Setup of fjord:
==> flow/design.v (excerpt) <==
module iir_variable_filter
#(
    parameter DATA_IN_WIDTH  = 16,
    parameter DATA_OUT_WIDTH = 32,
    parameter TAP_WIDTH      = 16,
    parameter FF_TAP_COUNT   = 4,
    parameter FB_TAP_COUNT   = 3,
    parameter NUM_LP_FILTERS = 20
)
(
    input  wire                               clk,
    input  wire                               reset_n,
    input  wire        [8:0]                  filter_index,
    input  wire signed [DATA_IN_WIDTH-1:0]    data_in,
    output wire signed [DATA_OUT_WIDTH-1:0]   data_out
);
Size in the first run: roughly 120 flip-flops, about 59 I/O pins, ~0.074 mm2 of cells after synthesis.
clock: 8.3 ns
lec_check: 0
abc_area: 1
cap_margin: 5
core_aspect_ratio: 0.68
core_margin: 2
core_utilization: 72
cts_cluster_diameter: 238
hold_slack_margin: -0.09
place_density: 0.62
setup_slack_margin: 2.04
slew_margin: 20
tns_end_percent: 5
run.sh (not shown) runs the stock make flow with config.mk's settings and CLKGATE_MAP_FILE=.
fjord completed end to end; final checks failed (setup timing).
--- input diff fjord..yarrow ---
- changing CORE_UTILIZATION from 72 to 71
- removing PLACE_DENSITY (formerly 0.62)
[summary]
- yarrow finished all stages; layout check result: FAIL, due to setup timing.
- fjord → yarrow: length of routed wiring on met1 rose by 1.6%; buffering stage count on the worst path with inverters included rose by 5; wire length rose by 0.62%.
- Compared with fjord, yarrow shows a overall die height that is about 0.7% higher.
- Clock insertion delay at the later pin of the skew report: yarrow higher than fjord
- Cell area in yarrow vs fjord: up 1.0%
- On area figure in the yosys stat output, fjord tracks yarrow almost exactly.
- Going from fjord to yarrow, total number of cells along the worst setup path grows by 10%.
The inputs of sierra differ from those of yarrow as listed below.
- a deleted SETUP_SLACK_MARGIN that had been 2.04
- a deleted ABC_AREA that had been 1
- a change of CAP_MARGIN from 5 to 20
- a change of CORE_UTILIZATION from 71 to 40
- a deleted CORE_ASPECT_RATIO that had been 0.68
- a deleted CTS_CLUSTER_DIAMETER that had been 238
- a deleted HOLD_SLACK_MARGIN that had been -0.09
- a deleted TNS_END_PERCENT that had been 5
- a change of the clock period (ns, I/O delays scaled along) from 8.3 to 14.7
## What came out
- sierra did not stop at any stage, and its layout met the timing, DRC and antenna checks.
- Complete run, failing final checks: yarrow, reason setup timing.
- Re instance tally after logic synthesis: yarrow was higher than sierra.
- Against yarrow, via count in sierra came out better.
- Flop share of the area was higher in the run labelled sierra.
- met3 wire length went down by more than half going from yarrow to sierra.
- Measured against each other, yarrow and sierra differ in count of non-CTS inverters in the layout, the higher figure coming from yarrow.
- Detailed-routing iteration count for the pre-antenna-repair pass for sierra: 5 down relative to yarrow
- Diff yarrow and sierra: minimum setup slack after placement lower in yarrow
- Relative to yarrow, clock buffer count in the final layout has gone up in sierra.

---

Starting RTL as in the previous note.
Design iir_variable_filter, start of the top module:
module iir_variable_filter
#(
    parameter DATA_IN_WIDTH  = 16,
    parameter DATA_OUT_WIDTH = 32,
    parameter TAP_WIDTH      = 16,
    parameter FF_TAP_COUNT   = 4,
    parameter FB_TAP_COUNT   = 3,
    parameter NUM_LP_FILTERS = 20
)
(
    input  wire                               clk,
    input  wire                               reset_n,
    input  wire        [8:0]                  filter_index,
    input  wire signed [DATA_IN_WIDTH-1:0]    data_in,
    output wire signed [DATA_OUT_WIDTH-1:0]   data_out
);
==> flow/config.mk <==
export PLATFORM = sky130hd
export DESIGN_NAME = iir_variable_filter
export DESIGN_NICKNAME = iir_variable_filter
export VERILOG_FILES = /design/flow/design.v
export SDC_FILE = /design/flow/constraint.sdc
export NUM_CORES = 4
export LEC_CHECK = 0
export CAP_MARGIN = 35
export CELL_PAD_IN_SITES_GLOBAL_PLACEMENT = 1
export CORE_ASPECT_RATIO = 0.55
export CORE_MARGIN = 6
export CORE_UTILIZATION = 49
export CTS_CLUSTER_DIAMETER = 137
export GPL_ROUTABILITY_DRIVEN = 1
export GPL_TIMING_DRIVEN = 1
export HOLD_SLACK_MARGIN = -0.07
export MAX_ROUTING_LAYER = met4
export MIN_ROUTING_LAYER = met1
export PLACE_DENSITY_LB_ADDON = 0.0
export SETUP_SLACK_MARGIN = -1.39
export SLEW_MARGIN = 25
export TNS_END_PERCENT = 95
==> flow/constraint.sdc <==
create_clock -name core_clock -period 22.1 [get_ports {clk}]
set_input_delay 4.4200 -clock core_clock [delete_from_list [all_inputs] [get_ports {clk}]]
set_output_delay 4.4200 -clock core_clock [all_outputs]
set_load 0.01 [all_outputs]
The baseline passed the timing, DRC and antenna checks.
==> next run, changes <==
Settings changed: ABC_AREA set to 1, CAP_MARGIN 35 to 20, CELL_PAD_IN_SITES_GLOBAL_PLACEMENT 1 to not set, CORE_ASPECT_RATIO 0.55 to not set, CORE_MARGIN 6 to 2, CORE_UTILIZATION 49 to 72, CTS_CLUSTER_DIAMETER 137 to 306, GPL_ROUTABILITY_DRIVEN 1 to not set, HOLD_SLACK_MARGIN -0.07 to not set, SETUP_SLACK_MARGIN -1.39 to -0.66, SLEW_MARGIN 25 to 30, TNS_END_PERCENT 95 to 25.
Clock period 22.1 ns to 8.88 ns, I/O delays scaled along.
Outcome:
- With this change the flow produced a layout that fails on setup timing
- critical path depth goes down by 6
- global-route usage is higher by 22 points
- via count is higher by about 23%
- worst setup slack degrades by 7.1 ns
- die size went down by 35%
- design area increases by 8.8%
- sequential cell count stays the same
- non-clock buffer count went up by 898
- utilization went up by 32 points
- routed wire length rises by 4.0%
==> next run, changes <==
Settings changed: CAP_MARGIN 20 to 15, CTS_CLUSTER_DIAMETER 306 to 235, HOLD_SLACK_MARGIN set to -0.05, PLACE_DENSITY_LB_ADDON 0.0 to not set, SETUP_SLACK_MARGIN -0.66 to 1.98, TNS_END_PERCENT 25 to 5.
Clock period 8.88 ns to 8.18 ns, I/O delays scaled along.
The new run completed and failed the layout checks on setup timing.
Clock-buffer cell count rose by 2.
Synthesized cell count does not change.
Synthesized area stays the same.
==> next run, changes <==
Settings changed: ABC_AREA 1 to 0, CAP_MARGIN 15 to 20, CTS_CLUSTER_DIAMETER 235 to 396, CTS_CLUSTER_SIZE set to 99, GPL_TIMING_DRIVEN 1 to not set, HOLD_SLACK_MARGIN -0.05 to not set, MAX_ROUTING_LAYER met4 to not set, MIN_ROUTING_LAYER met1 to not set, PLACE_DENSITY set to 0.42, SETUP_SLACK_MARGIN 1.98 to 2.39, SLEW_MARGIN 30 to 20.
- The changed run finished but fails on setup timing
- design area came out lower by 1.0%
- non-clock buffer count came out lower by 177
- routed wire length came out lower by 10%
- count of clock-buffer cells in the layout came out lower by 2
- synthesized cell count came out lower by 6.8%
- global-route usage came out lower by 7.0 points
